Design bfp_comp, start of the top module:
module bfp_comp (
    input logic clk,
    input logic rst,
    input logic  [63:0] s_axis_tdata,
    input logic  [ 7:0] s_axis_tkeep,
    input logic s_axis_tvalid,
    input logic s_axis_tlast,
    input logic  [31:0] s_axis_tuser,
    output logic [63:0] m_axis_tdata,
    output logic [ 7:0] m_axis_tkeep,
    output logic m_axis_tvalid,
    output logic m_axis_tlast,
    output logic [31:0] m_axis_tuser,
    input logic  [ 3:0] ctrl_ud_comp_meth,
    input logic  [ 3:0] ctrl_ud_iq_width
);
Size in the first run: ~8,200 cells after synthesis, about 2,300 flip-flops, about 220 I/O pins, ~93,000 µm² of cells after synthesis.
make LEC_CHECK=0 ABC_AREA=1 CAP_MARGIN=20 CORE_MARGIN=5 CORE_UTILIZATION=32 MAX_ROUTING_LAYER=met5 PLACE_DENSITY=0.6 SLEW_MARGIN=20 finish   # period 7.74 ns
run.sh (not shown) runs the stock make flow with config.mk's settings and CLKGATE_MAP_FILE=.
Change:
ABC_AREA = default   (was 1)
CORE_MARGIN = 2   (was 5)
CORE_UTILIZATION = 23   (was 32)
MAX_ROUTING_LAYER = default   (was met5)
PLACE_DENSITY = default   (was 0.6)
clock period = 9.59 ns   (was 7.74 ns; I/O delays follow)
After rerunning: The changed run finished with timing, DRC and antenna clean; routed wire length grows by 9.6%; critical path depth stays the same; power shrinks by 28%; combinational power shrinks by 44%; utilization shrinks by 10 points; first-iteration DRC count grows by 27%; flip-flop count does not change.
Change:
CORE_UTILIZATION = 66   (was 23)
clock period = 4.05 ns   (was 9.59 ns; I/O delays follow)
The new run finished with negative setup slack left.
Clock skew fell by 29 ps.
Critical path depth grows by 2.
Non-clock buffer count goes up by 324.
Wire length drops by a few percent.
Synthesized cell count is unchanged.
Change:
CORE_UTILIZATION = 72   (was 66)
CTS_CLUSTER_DIAMETER = 397   (was default)
CTS_CLUSTER_SIZE = 10   (was default)
TNS_END_PERCENT = 5   (was default)
clock period = 1.94 ns   (was 4.05 ns; I/O delays follow)
The changed run stopped in 5_1_grt with GRT-0116.
Die size shrinks by a little under a tenth.
Area after synthesis is unchanged.
Synthesized cell count is unchanged.

========
try-violet:
bfp_comp again, from the RTL that the note above started with.
Settings: LEC_CHECK=0, ABC_AREA=1, CAP_MARGIN=15, CORE_MARGIN=2, CORE_UTILIZATION=72, CTS_CLUSTER_DIAMETER=215, SETUP_SLACK_MARGIN=-0.32, SLEW_MARGIN=20; clock period 3.36 ns.
try-violet finished all stages; however, its layout fails the closing checks, the failures being negative setup slack.
Changes in try-ember relative to try-violet:
==> flow/config.mk <==
export PLATFORM = sky130hd
export DESIGN_NAME = bfp_comp
export DESIGN_NICKNAME = bfp_comp
export VERILOG_FILES = /design/flow/design.v
export SDC_FILE = /design/flow/constraint.sdc
export NUM_CORES = 4
export LEC_CHECK = 0
export CAP_MARGIN = 20
export CORE_MARGIN = 2
export CORE_UTILIZATION = 40
export SLEW_MARGIN = 20
==> flow/constraint.sdc <==
create_clock -name core_clock -period 5.07 [get_ports {clk}]
set_input_delay 1.0140 -clock core_clock [delete_from_list [all_inputs] [get_ports {clk}]]
set_output_delay 1.0140 -clock core_clock [all_outputs]
set_load 0.01 [all_outputs]
## What came out
try-ember closes out successfully: all stages finished, all timing, DRC and antenna checks passed. Remaining antenna violation count after routing: try-violet vs try-ember identical. | met2 layer usage reported by global route | try-ember vs try-violet | 35 points lower |. Against try-violet as the reference, try-ember delivers a higher sequential share of layout area. sky130_fd_sc_hd__a2111oi_2 as the library cell contributing the largest single delay on the critical path was reported by try-ember, and sky130_fd_sc_hd__o211ai_1 by try-violet.
diff inputs: try-ember => try-maple
diff --git a/flow/config.mk b/flow/config.mk
--- a/flow/config.mk
+++ b/flow/config.mk
@@ -8,4 +8,4 @@
 export CAP_MARGIN = 20
 export CORE_MARGIN = 2
-export CORE_UTILIZATION = 40
+export CORE_UTILIZATION = 62
 export SLEW_MARGIN = 20
==> flow/constraint.sdc <==
create_clock -name core_clock -period 6.06 [get_ports {clk}]
set_input_delay 1.2120 -clock core_clock [delete_from_list [all_inputs] [get_ports {clk}]]
set_output_delay 1.2120 -clock core_clock [all_outputs]
set_load 0.01 [all_outputs]
[summary]
In try-maple the global placement routability congestion turned out about 10% higher than in try-ember. Wire: try-maple routes less than try-ember. According to the power report, total power for try-maple is lower than for try-ember. Against try-ember, try-maple comes in about 1.1% lower on leakage power total. Row clock-buffer cell count: try-maple higher / try-ember lower. try-maple: final instance count without filler cells is about 12% lower than what try-ember reported. try-maple: share of the clock period used by the worst path 4.6 points below try-ember.
The inputs of try-juniper differ from those of try-maple as listed below.
diff --git a/flow/config.mk b/flow/config.mk
--- a/flow/config.mk
+++ b/flow/config.mk
@@ -6,6 +6,10 @@
 export NUM_CORES = 4
 export LEC_CHECK = 0
+export ABC_AREA = 1
 export CAP_MARGIN = 20
 export CORE_MARGIN = 2
-export CORE_UTILIZATION = 62
+export CORE_UTILIZATION = 72
+export CTS_CLUSTER_SIZE = 15
+export PLACE_DENSITY_LB_ADDON = 0.01
+export SETUP_SLACK_MARGIN = 0.77
 export SLEW_MARGIN = 20
==> flow/constraint.sdc <==
create_clock -name core_clock -period 3.84 [get_ports {clk}]
set_input_delay 0.7680 -clock core_clock [delete_from_list [all_inputs] [get_ports {clk}]]
set_output_delay 0.7680 -clock core_clock [all_outputs]
set_load 0.01 [all_outputs]
Notes after the runs:
try-juniper finished all stages; layout check result: FAIL, due to negative setup slack.
On post-place setup slack: between try-juniper and try-maple, it ends up higher for try-maple.
met1 usage sits higher in try-juniper than in try-maple.
Number of cells on the worst hold path came out exactly the same in try-juniper and try-maple.
Comparing try-juniper and try-maple, the higher mean number of vias per cell is on try-maple.
Detailed router's first-iteration violation count deteriorates in try-juniper relative to try-maple.
Changes in try-yarrow relative to try-juniper:
==> flow/config.mk <==
export PLATFORM = sky130hd
export DESIGN_NAME = bfp_comp
export DESIGN_NICKNAME = bfp_comp
export VERILOG_FILES = /design/flow/design.v
export SDC_FILE = /design/flow/constraint.sdc
export NUM_CORES = 4
export LEC_CHECK = 0
export CAP_MARGIN = 20
export CORE_MARGIN = 2
export CORE_UTILIZATION = 40
export SLEW_MARGIN = 20
==> flow/constraint.sdc <==
create_clock -name core_clock -period 8.138 [get_ports {clk}]
set_input_delay 1.6276 -clock core_clock [delete_from_list [all_inputs] [get_ports {clk}]]
set_output_delay 1.6276 -clock core_clock [all_outputs]
set_load 0.01 [all_outputs]
- try-yarrow completed; timing, DRC and antenna clean
- Measured against each other, try-juniper and try-yarrow differ in routed wire length, the higher figure coming from try-juniper.
- The overall die area number comes out higher for try-yarrow vs try-juniper.
- Between try-juniper and try-yarrow, final total power decreased.
- Clock latency on the worst-skew pair for try-yarrow: 0.03 ns up relative to try-juniper
- In try-yarrow relative to try-juniper, synthesized area per cell had gone up by more than a quarter.
- Going from try-juniper to try-yarrow, the period utilization was found to have gone down by 39 points.
- Between try-juniper and try-yarrow, the post-synthesis sequential element count figures differ only marginally.
- The post-layout instance count excluding filler cells in try-juniper is 1.06 times that in try-yarrow.
- try-juniper → try-yarrow: final-layout fill cell count up about 240%; critical path depth down 3.
Edits applied to the flow inputs when going from try-yarrow to try-xenon:
diff --git a/flow/config.mk b/flow/config.mk
--- a/flow/config.mk
+++ b/flow/config.mk
@@ -8,4 +8,6 @@
 export CAP_MARGIN = 20
 export CORE_MARGIN = 2
-export CORE_UTILIZATION = 40
+export CORE_UTILIZATION = 72
+export CTS_CLUSTER_DIAMETER = 117
 export SLEW_MARGIN = 20
+export TNS_END_PERCENT = 5
==> flow/constraint.sdc <==
create_clock -name core_clock -period 1.94 [get_ports {clk}]
set_input_delay 0.3880 -clock core_clock [delete_from_list [all_inputs] [get_ports {clk}]]
set_output_delay 0.3880 -clock core_clock [all_outputs]
set_load 0.01 [all_outputs]
[summary]
try-yarrow finished end to end and its layout was clean on timing, DRC and antenna. As the logs show, try-xenon stopped at global routing after a tool error, so it never reached the end of the flow. Per the comparison of try-xenon with try-yarrow, detailed-placement wirelength estimate grew by about 35%, row count shrank by about 25%, vertical die dimension shrank by 25%.

========
bfp_comp again, from the RTL that the note above started with.
==> flow/config.mk <==
export PLATFORM = sky130hd
export DESIGN_NAME = bfp_comp
export DESIGN_NICKNAME = bfp_comp
export VERILOG_FILES = /design/flow/design.v
export SDC_FILE = /design/flow/constraint.sdc
export NUM_CORES = 4
export LEC_CHECK = 0
export ABC_AREA = 0
export CAP_MARGIN = 30
export CELL_PAD_IN_SITES_DETAIL_PLACEMENT = 0
export CORE_MARGIN = 7
export CORE_UTILIZATION = 47
export GPL_TIMING_DRIVEN = 0
export PLACE_DENSITY_LB_ADDON = 0.16
export SETUP_SLACK_MARGIN = 0.12
export SLEW_MARGIN = 40
==> flow/constraint.sdc <==
create_clock -name core_clock -period 3.74 [get_ports {clk}]
set_input_delay 0.7480 -clock core_clock [delete_from_list [all_inputs] [get_ports {clk}]]
set_output_delay 0.7480 -clock core_clock [all_outputs]
set_load 0.01 [all_outputs]
The starting point ran to the end with violations: setup timing.
Edit:
==> flow/config.mk (replaced) <==
export PLATFORM = sky130hd
export DESIGN_NAME = bfp_comp
export DESIGN_NICKNAME = bfp_comp
export VERILOG_FILES = /design/flow/design.v
export SDC_FILE = /design/flow/constraint.sdc
export NUM_CORES = 4
export LEC_CHECK = 0
export ABC_AREA = 1
export CAP_MARGIN = 10
export CORE_MARGIN = 2
export CORE_UTILIZATION = 72
export CTS_CLUSTER_DIAMETER = 246
export SLEW_MARGIN = 20
==> flow/constraint.sdc (replaced) <==
create_clock -name core_clock -period 3.38 [get_ports {clk}]
set_input_delay 0.6760 -clock core_clock [delete_from_list [all_inputs] [get_ports {clk}]]
set_output_delay 0.6760 -clock core_clock [all_outputs]
set_load 0.01 [all_outputs]
Result: The new run ran to the end with violations: setup timing. Critical path depth rose by 2. Synthesized area fell by 0.51%. Final area fell by about 3%. Setup slack improved by 320 ps.
Power and IR drop assume default switching activity.
